Setup of build 43:
==> flow/design.v <==
module NCO #(N = 32)(
  input clk,                  
  input rst,                  
  input [N-1:0] ctrl,         
  output reg [15:0] sin_out   
);
reg [N-1:0] phase;
always @(posedge clk) begin
  if (rst)
    phase <= {N{1'b0}};
  else
    phase <= phase + ctrl;
end
reg [5:0] sin_lut_sel;
reg [15:0] sin_lut_val;
always @(*) begin
  sin_lut_sel <= phase[N-2] ? ~(phase[N-3:N-8]-1'b1) : phase[N-3:N-8];
  if (phase[N-2] & ~|phase[N-3:N-8]) begin
    sin_out <= phase[N-1] ? 16'b10000000_00000001 : 16'b01111111_11111111;
  end else begin
    sin_out <= phase[N-1] ? (~sin_lut_val+1'b1) : sin_lut_val;    
  end
  case(sin_lut_sel)
    6'h00 : sin_lut_val <= 16'h0000;
    6'h01 : sin_lut_val <= 16'h0324;
    6'h02 : sin_lut_val <= 16'h0648;
    6'h03 : sin_lut_val <= 16'h096A;
    6'h04 : sin_lut_val <= 16'h0C8C;
    6'h05 : sin_lut_val <= 16'h0FAB;
    6'h06 : sin_lut_val <= 16'h12C8;
    6'h07 : sin_lut_val <= 16'h15E2;
    6'h08 : sin_lut_val <= 16'h18F9;
    6'h09 : sin_lut_val <= 16'h1C0B;
    6'h0A : sin_lut_val <= 16'h1F1A;
    6'h0B : sin_lut_val <= 16'h2223;
    6'h0C : sin_lut_val <= 16'h2528;
    6'h0D : sin_lut_val <= 16'h2826;
    6'h0E : sin_lut_val <= 16'h2B1F;
    6'h0F : sin_lut_val <= 16'h2E11;
    6'h10 : sin_lut_val <= 16'h30FB;
    6'h11 : sin_lut_val <= 16'h33DF;
    6'h12 : sin_lut_val <= 16'h36BA;
    6'h13 : sin_lut_val <= 16'h398C;
    6'h14 : sin_lut_val <= 16'h3C56;
    6'h15 : sin_lut_val <= 16'h3F17;
    6'h16 : sin_lut_val <= 16'h41CE;
    6'h17 : sin_lut_val <= 16'h447A;
    6'h18 : sin_lut_val <= 16'h471C;
    6'h19 : sin_lut_val <= 16'h49B4;
    6'h1A : sin_lut_val <= 16'h4C3F;
    6'h1B : sin_lut_val <= 16'h4EBF;
    6'h1C : sin_lut_val <= 16'h5133;
    6'h1D : sin_lut_val <= 16'h539B;
    6'h1E : sin_lut_val <= 16'h55F5;
    6'h1F : sin_lut_val <= 16'h5842;
    6'h20 : sin_lut_val <= 16'h5A82;
    6'h21 : sin_lut_val <= 16'h5CB3;
    6'h22 : sin_lut_val <= 16'h5ED7;
    6'h23 : sin_lut_val <= 16'h60EB;
    6'h24 : sin_lut_val <= 16'h62F1;
    6'h25 : sin_lut_val <= 16'h64E8;
    6'h26 : sin_lut_val <= 16'h66CF;
    6'h27 : sin_lut_val <= 16'h68A6;
    6'h28 : sin_lut_val <= 16'h6A6D;
    6'h29 : sin_lut_val <= 16'h6C23;
    6'h2A : sin_lut_val <= 16'h6DC9;
    6'h2B : sin_lut_val <= 16'h6F5E;
    6'h2C : sin_lut_val <= 16'h70E2;
    6'h2D : sin_lut_val <= 16'h7254;
    6'h2E : sin_lut_val <= 16'h73B5;
    6'h2F : sin_lut_val <= 16'h7504;
    6'h30 : sin_lut_val <= 16'h7641;
    6'h31 : sin_lut_val <= 16'h776B;
    6'h32 : sin_lut_val <= 16'h7884;
    6'h33 : sin_lut_val <= 16'h7989;
    6'h34 : sin_lut_val <= 16'h7A7C;
    6'h35 : sin_lut_val <= 16'h7B5C;
    6'h36 : sin_lut_val <= 16'h7C29;
    6'h37 : sin_lut_val <= 16'h7CE3;
    6'h38 : sin_lut_val <= 16'h7D89;
    6'h39 : sin_lut_val <= 16'h7E1D;
    6'h3A : sin_lut_val <= 16'h7E9C;
    6'h3B : sin_lut_val <= 16'h7F09;
    6'h3C : sin_lut_val <= 16'h7F61;
    6'h3D : sin_lut_val <= 16'h7FA6;
    6'h3E : sin_lut_val <= 16'h7FD8;
    6'h3F : sin_lut_val <= 16'h7FF5;
  endcase
end
endmodule
module Chirp #(N = 32)(
  input clk,
  input rst,
  input [7:0] delay,           
  input reverse,               
  input [N-1:0] min_ctrl,      
  input [N-1:0] max_ctrl,      
  input [N-1:0] inc_rate,      
  input [N-1:0] div_rate,      
  output reg nco_reset,        
  output reg [N-1:0] nco_ctrl  
);
wire [N-1:0] stt_ctrl;
wire [N-1:0] end_ctrl;
wire end_flag;
assign stt_ctrl = reverse ? max_ctrl : min_ctrl;
assign end_ctrl = reverse ? min_ctrl : max_ctrl;
assign end_flag = reverse ? (nco_ctrl <= end_ctrl) : (nco_ctrl >= end_ctrl);
reg [N-1:0] rate_count;
reg [7:0] delay_count;
always @(posedge clk) begin
  if (rst) begin
    rate_count <= {N{1'b0}};
    delay_count <= 4'b0;
    nco_reset <= 1'b1;
    nco_ctrl <= {N{1'b0}};
  end else begin
    if (end_flag) begin
      nco_ctrl <= stt_ctrl;
      rate_count <= rate_count + 1'b1;
    end else if (rate_count >= div_rate) begin
      nco_ctrl <= reverse ? nco_ctrl - inc_rate : nco_ctrl + inc_rate;
      rate_count <= {N{1'b0}};
    end else
      rate_count <= rate_count + 1'b1;
    if (end_flag) begin
      if (delay_count >= delay)
        delay_count <= 8'b0;
      else
        delay_count <= delay_count + 1'b1;
    end
    nco_reset <= |delay_count;
  end
end
endmodule
module WaveGenerator #(N = 32, M = 16)(
  input clk,
  input rst,
  input chirp_reverse,             
  input [7:0] chirp_delay,         
  input [N-1:0] chirp_min_ctrl,    
  input [N-1:0] chirp_max_ctrl,    
  input [N-1:0] chirp_inc_rate,    
  input [N-1:0] chirp_div_rate,    
  output reg [M-1:0] waveform     
);
reg nco_reset;
reg [N-1:0] nco_ctrl;
wire chirp_nco_reset;
wire [N-1:0] chirp_nco_ctrl;
wire [15:0] sin_out;
always @(posedge clk) begin
  nco_ctrl <= chirp_nco_ctrl;
  nco_reset <= chirp_nco_reset;
  waveform <= sin_out;
end
NCO #(.N(N)) NCO0 (
  .clk     ( clk       ),  
  .rst     ( nco_reset ),  
  .ctrl    ( nco_ctrl  ),  
  .sin_out ( sin_out   )  
);
Chirp #(.N(N)) Chirp0 (
  .clk       ( clk             ),  
  .rst       ( rst             ),  
  .delay     ( chirp_delay     ),  
  .reverse   ( chirp_reverse   ),  
  .min_ctrl  ( chirp_min_ctrl  ),  
  .max_ctrl  ( chirp_max_ctrl  ),  
  .inc_rate  ( chirp_inc_rate  ),  
  .div_rate  ( chirp_div_rate  ),  
  .nco_reset ( chirp_nco_reset ),  
  .nco_ctrl  ( chirp_nco_ctrl  )   
);
endmodule
clock: 5.02 ns
lec_check: 0
cap_margin: 5
cell_pad_in_sites_global_placement: 0
core_margin: 2
core_utilization: 70
cts_cluster_diameter: 361
cts_cluster_size: 32
gpl_routability_driven: 1
place_density: 0.65
setup_slack_margin: 0.98
slew_margin: 35
run.sh (not shown) runs the stock make flow with config.mk's settings and CLKGATE_MAP_FILE=.
Inputs modified between build 43 and build 37:
- swapping 0.98 for -0.36 in SETUP_SLACK_MARGIN
- putting HOLD_SLACK_MARGIN at -0.08 where nothing was set
- swapping 5.02 for 4.01 in the clock period (ns, I/O delays scaled along)
## What came out
Build 37 never completed; the flow aborted with a tool error in global routing.
Comparing build 37 against build 43, there is no change at all in cell count after synthesis.
From build 43 to build 37, fraction of registers with async set/reset did not move at all.
Diff build 37..build 43 | number of placement rows | unchanged
Total number of H-tree levels: build 37 vs build 43 identical
Diff build 43..build 37 | die boundary height | unchanged
Build 37 against build 43: post-place instance area saw an increase, count of input and output buffers did not really move, weighted congestion at the end of routability-driven global placement higher, quantity of gates resized following cts went down 34%, number of setup buffers added after CTS lost 10.
Setup changes, build 37 to build 23
- HOLD_SLACK_MARGIN removed (was -0.08)
- GPL_ROUTABILITY_DRIVEN removed (was 1)
- CTS_CLUSTER_SIZE removed (was 32)
- SETUP_SLACK_MARGIN removed (was -0.36)
- CORE_UTILIZATION changed from 70 to 49
- CTS_CLUSTER_DIAMETER removed (was 361)
- CELL_PAD_IN_SITES_GLOBAL_PLACEMENT removed (was 0)
- PLACE_DENSITY removed (was 0.65)
- SLEW_MARGIN changed from 35 to 20
- CAP_MARGIN changed from 5 to 20
- the clock period (ns, I/O delays scaled along) changed from 4.01 to 5.34
Findings:
Of build 37 and build 23, the run reporting the lower total core area was build 37. Of build 37 and build 23, the higher row count belongs to build 23. Reported for build 37 and build 23, number of H-tree levels turned out identical to the last digit. Build 23 completed end to end with timing, DRC and antenna clean. Looking at cell area reported after detailed placement, build 23 sits below build 37. Of build 37 and build 23, build 23 shows the lower final RePlAce weighted congestion, with build 37 above it. As far as fraction of registers with async set/reset is concerned, build 37 and build 23 perform about the same. Taking build 37 as the reference, in build 23 die height has increased, minimum setup slack after placement has increased, die size now larger, count of placed standard cells including taps down 36.
diff inputs: build 23 => build 92
- CTS_CLUSTER_DIAMETER newly set to 371
- PLACE_DENSITY newly set to 0.42
- CTS_CLUSTER_SIZE newly set to 98
- CORE_UTILIZATION changed from 49 to 52
- the clock period (ns, I/O delays scaled along) changed from 5.34 to 6.0
[summary]
Build 23 finished end to end and its layout was clean on timing, DRC and antenna.
Build 92 did not stop at any stage, and its layout met the timing, DRC and antenna checks.
Of build 23 and build 92, the higher via count belongs to build 23.
Cmp build 23 and build 92 / logic gate fraction of the total cell area / lower: build 23
In build 92, the share of the clock period used by the worst path came out 4.7 points below the value in build 23.
Required arrival time at the worst endpoint in build 92 is 680 ps above build 23.
When the final numbers for build 23 and build 92 were put side by side, the average wire per cell in the routed design turned out to be greater in build 23.
[compare] base=build 23 new=build 92: clock network fraction of design power dropped 1.6 points, non-clock buffer instance count of the final layout saw a decrease, routed wire length decreased 1200 µm.
The following lists how build 31 was set up differently from build 92:
- changing CORE_UTILIZATION from 52 to 41
- setting CELL_PAD_IN_SITES_GLOBAL_PLACEMENT to 2 for the first time
- setting TNS_END_PERCENT to 15 for the first time
[summary]
Every run (build 92 and build 31) finished clean.
Smallest setup slack after layout: build 31 better than build 92
Looking at non-clock buffer count, build 31 sits 0.53% higher than build 92 does.
On wire length, build 31 does worse than build 92.
Build 31 against build 92; worst voltage drop across the vdd grid is down by a few percent.
Compared to build 92, build 31 was floorplanned on a bigger die.
Relative to build 92, sum of internal, switching and leakage power increased by 110 µW in build 31.
Between build 92 and build 31, leakage dissipation increased.
Looking at worst hold slack across both flows, build 31 is the weaker of the two, with build 92 ahead.
Reported for build 92 and build 31, number of buffers added to fix hold violations after cts turned out identical to the last digit.

* * *

Starts from the design.v that is shown in full above.
export LEC_CHECK = 0
export ABC_AREA = 1
export CAP_MARGIN = 20
export CORE_MARGIN = 2
export CORE_UTILIZATION = 72
export CTS_CLUSTER_DIAMETER = 400
export CTS_CLUSTER_SIZE = 94
export SLEW_MARGIN = 20
create_clock -name core_clock -period 4.61 [get_ports {clk}]
Change:
Settings changed: ABC_AREA 1 to not set, CORE_UTILIZATION 72 to 64, CTS_CLUSTER_DIAMETER 400 to not set, CTS_CLUSTER_SIZE 94 to 62.
Clock period 4.61 ns to 4.43 ns, I/O delays scaled along.
This time the run reached the layout checks and failed them: setup timing.
Count of clock-buffer cells in the layout is lower by 2.
Sequential power drops by about 6%.
Final area increases by 4.3%.
Die size increases by 8.2%.
Sequential share of layout area decreases by 0.77 points.
Via count drops by 15%.
Change:
Settings changed: CORE_UTILIZATION 64 to 40, CTS_CLUSTER_SIZE 62 to not set.
Clock period 4.43 ns to 6.0 ns, I/O delays scaled along.
Outcome:
- This time the run finished with timing, DRC and antenna clean
- clock-buffer cell count is higher by 2
- cell count rose by 1.6%
- global-route usage fell by 13 points
- cell area went down by 6.1%
- area after synthesis is unchanged

* * *

Starts from the design.v that is shown in full above.
Settings: LEC_CHECK=0, CAP_MARGIN=20, CELL_PAD_IN_SITES_GLOBAL_PLACEMENT=0, CORE_MARGIN=6, CORE_UTILIZATION=45, CTS_CLUSTER_DIAMETER=117, CTS_CLUSTER_SIZE=32, GPL_ROUTABILITY_DRIVEN=1, PLACE_DENSITY_LB_ADDON=0.17, SLEW_MARGIN=35; clock period 6.34 ns.
The starting point produced a clean layout.
Next try:
- CELL_PAD_IN_SITES_GLOBAL_PLACEMENT: 0 -> default
- CORE_MARGIN: 6 -> 2
- CORE_UTILIZATION: 45 -> 66
- CTS_CLUSTER_DIAMETER: 117 -> 360
- GPL_ROUTABILITY_DRIVEN: 1 -> default
- PLACE_DENSITY_LB_ADDON: 0.17 -> default
- SETUP_SLACK_MARGIN: default -> -0.37
- SLEW_MARGIN: 35 -> 20
- clock period: 6.34 -> 5.37 ns (I/O delays scaled with it)
Synthesized cell count does not change.
Combinational power is higher by 20%.
Final area is lower by 0.45%.
Total power is higher by 19%.
Setup slack degrades by 0.62 ns.
First-iteration DRC count is higher by 1.8%.
Sequential share of layout area stays flat.
Via count is higher by 5.1%.
Core utilization is higher by 24 points.
Global-route usage is higher by 13 points.
Clock power is higher by about 20%.
Next try:
- CORE_UTILIZATION: 66 -> 70
- CTS_CLUSTER_DIAMETER: 360 -> default
- CTS_CLUSTER_SIZE: 32 -> 62
- SETUP_SLACK_MARGIN: -0.37 -> 1.29
- clock period: 5.37 -> 4.43 ns (I/O delays scaled with it)
After rerunning: With this change the flow did not get past clock tree synthesis; die area went down by a few percent; synthesized cell count is unchanged; area after synthesis stays the same.
Next try:
- CORE_UTILIZATION: 70 -> 40
- CTS_CLUSTER_SIZE: 62 -> default
- SETUP_SLACK_MARGIN: 1.29 -> default
- clock period: 4.43 -> 5.34 ns (I/O delays scaled with it)
Result: The changed run completed with no timing, DRC or antenna violations. Die area went up by 73%. Area after synthesis stays the same. Synthesized cell count does not change.

* * *

RTL: the design.v shown in full above, as it stands there.
==> flow/config.mk <==
export PLATFORM = sky130hd
export DESIGN_NAME = WaveGenerator
export DESIGN_NICKNAME = WaveGenerator
export VERILOG_FILES = /design/flow/design.v
export SDC_FILE = /design/flow/constraint.sdc
export NUM_CORES = 4
export LEC_CHECK = 0
export ABC_AREA = 1
export CAP_MARGIN = 5
export CORE_MARGIN = 2
export CORE_UTILIZATION = 72
export CTS_CLUSTER_DIAMETER = 218
export CTS_CLUSTER_SIZE = 37
export HOLD_SLACK_MARGIN = 0.29
export PLACE_DENSITY = 0.64
export SETUP_SLACK_MARGIN = -0.27
export SLEW_MARGIN = 20
==> flow/constraint.sdc <==
create_clock -name core_clock -period 3.26 [get_ports {clk}]
set_input_delay 0.6520 -clock core_clock [delete_from_list [all_inputs] [get_ports {clk}]]
set_output_delay 0.6520 -clock core_clock [all_outputs]
set_load 0.01 [all_outputs]
The baseline died in global routing (GRT-0116).
==> next run, changes <==
==> flow/config.mk (replaced) <==
export PLATFORM = sky130hd
export DESIGN_NAME = WaveGenerator
export DESIGN_NICKNAME = WaveGenerator
export VERILOG_FILES = /design/flow/design.v
export SDC_FILE = /design/flow/constraint.sdc
export NUM_CORES = 4
export LEC_CHECK = 0
export CAP_MARGIN = 20
export CORE_MARGIN = 2
export CORE_UTILIZATION = 67
export CTS_CLUSTER_SIZE = 62
export HOLD_SLACK_MARGIN = -0.09
export SLEW_MARGIN = 20
==> flow/constraint.sdc (replaced) <==
create_clock -name core_clock -period 4.32 [get_ports {clk}]
set_input_delay 0.8640 -clock core_clock [delete_from_list [all_inputs] [get_ports {clk}]]
set_output_delay 0.8640 -clock core_clock [all_outputs]
set_load 0.01 [all_outputs]
The new run finished with setup timing left.
Die area rose by 3.5%.
Synthesized cell count drops by 24%.
Area after synthesis fell by 3.6%.

* * *

Starts from the design.v that is shown in full above.
make LEC_CHECK=0 ABC_AREA=1 CAP_MARGIN=20 CORE_MARGIN=2 CORE_UTILIZATION=72 CTS_CLUSTER_DIAMETER=400 CTS_CLUSTER_SIZE=94 PLACE_DENSITY=0.38 SLEW_MARGIN=20 TNS_END_PERCENT=15 finish   # period 3.54 ns
The starting point did not get past global routing (5_1_grt), error GRT-0232.
==> next run, changes <==
- ABC_AREA: 1 -> not set
- CORE_UTILIZATION: 72 -> 66
- CTS_CLUSTER_DIAMETER: 400 -> not set
- CTS_CLUSTER_SIZE: 94 -> 39
- HOLD_SLACK_MARGIN: not set -> -0.09
- PLACE_DENSITY: 0.38 -> not set
- TNS_END_PERCENT: 15 -> not set
- clock period: 3.54 -> 4.26 ns (I/O delays scaled with it)
Outcome:
- Now the flow finished but failed the layout checks on setup timing
- synthesized cell count decreases by 24%
- area after synthesis decreases by 3.6%
- die area increases by 5.1%
==> next run, changes <==
- CORE_UTILIZATION: 66 -> 70
- CTS_CLUSTER_SIZE: 39 -> 32
- HOLD_SLACK_MARGIN: -0.09 -> not set
- PLACE_DENSITY: not set -> 0.67
- SETUP_SLACK_MARGIN: not set -> -0.37
- clock period: 4.26 -> 5.37 ns (I/O delays scaled with it)
- This time the run passed the timing, DRC and antenna checks
- power fell by 28%
- worst setup slack gains 0.41 ns
- via count decreases by 10%
- non-clock buffer count shrinks by 142
- area after synthesis stays the same
- die area fell by 5.6%
- sequential power fell by 21%
==> next run, changes <==
- CTS_CLUSTER_DIAMETER: not set -> 360
- PLACE_DENSITY: 0.67 -> 0.66
- TNS_END_PERCENT: not set -> 5
The changed run passed the timing, DRC and antenna checks.
Wire length is unchanged.
Sequential power hardly moves.
Final area does not change.
Clock skew is unchanged.
Sequential share of layout area is unchanged.
Critical path depth does not change.
Total power is unchanged.
Non-clock buffer count stays the same.
Final cell count does not change.
Power and IR drop assume default switching activity.
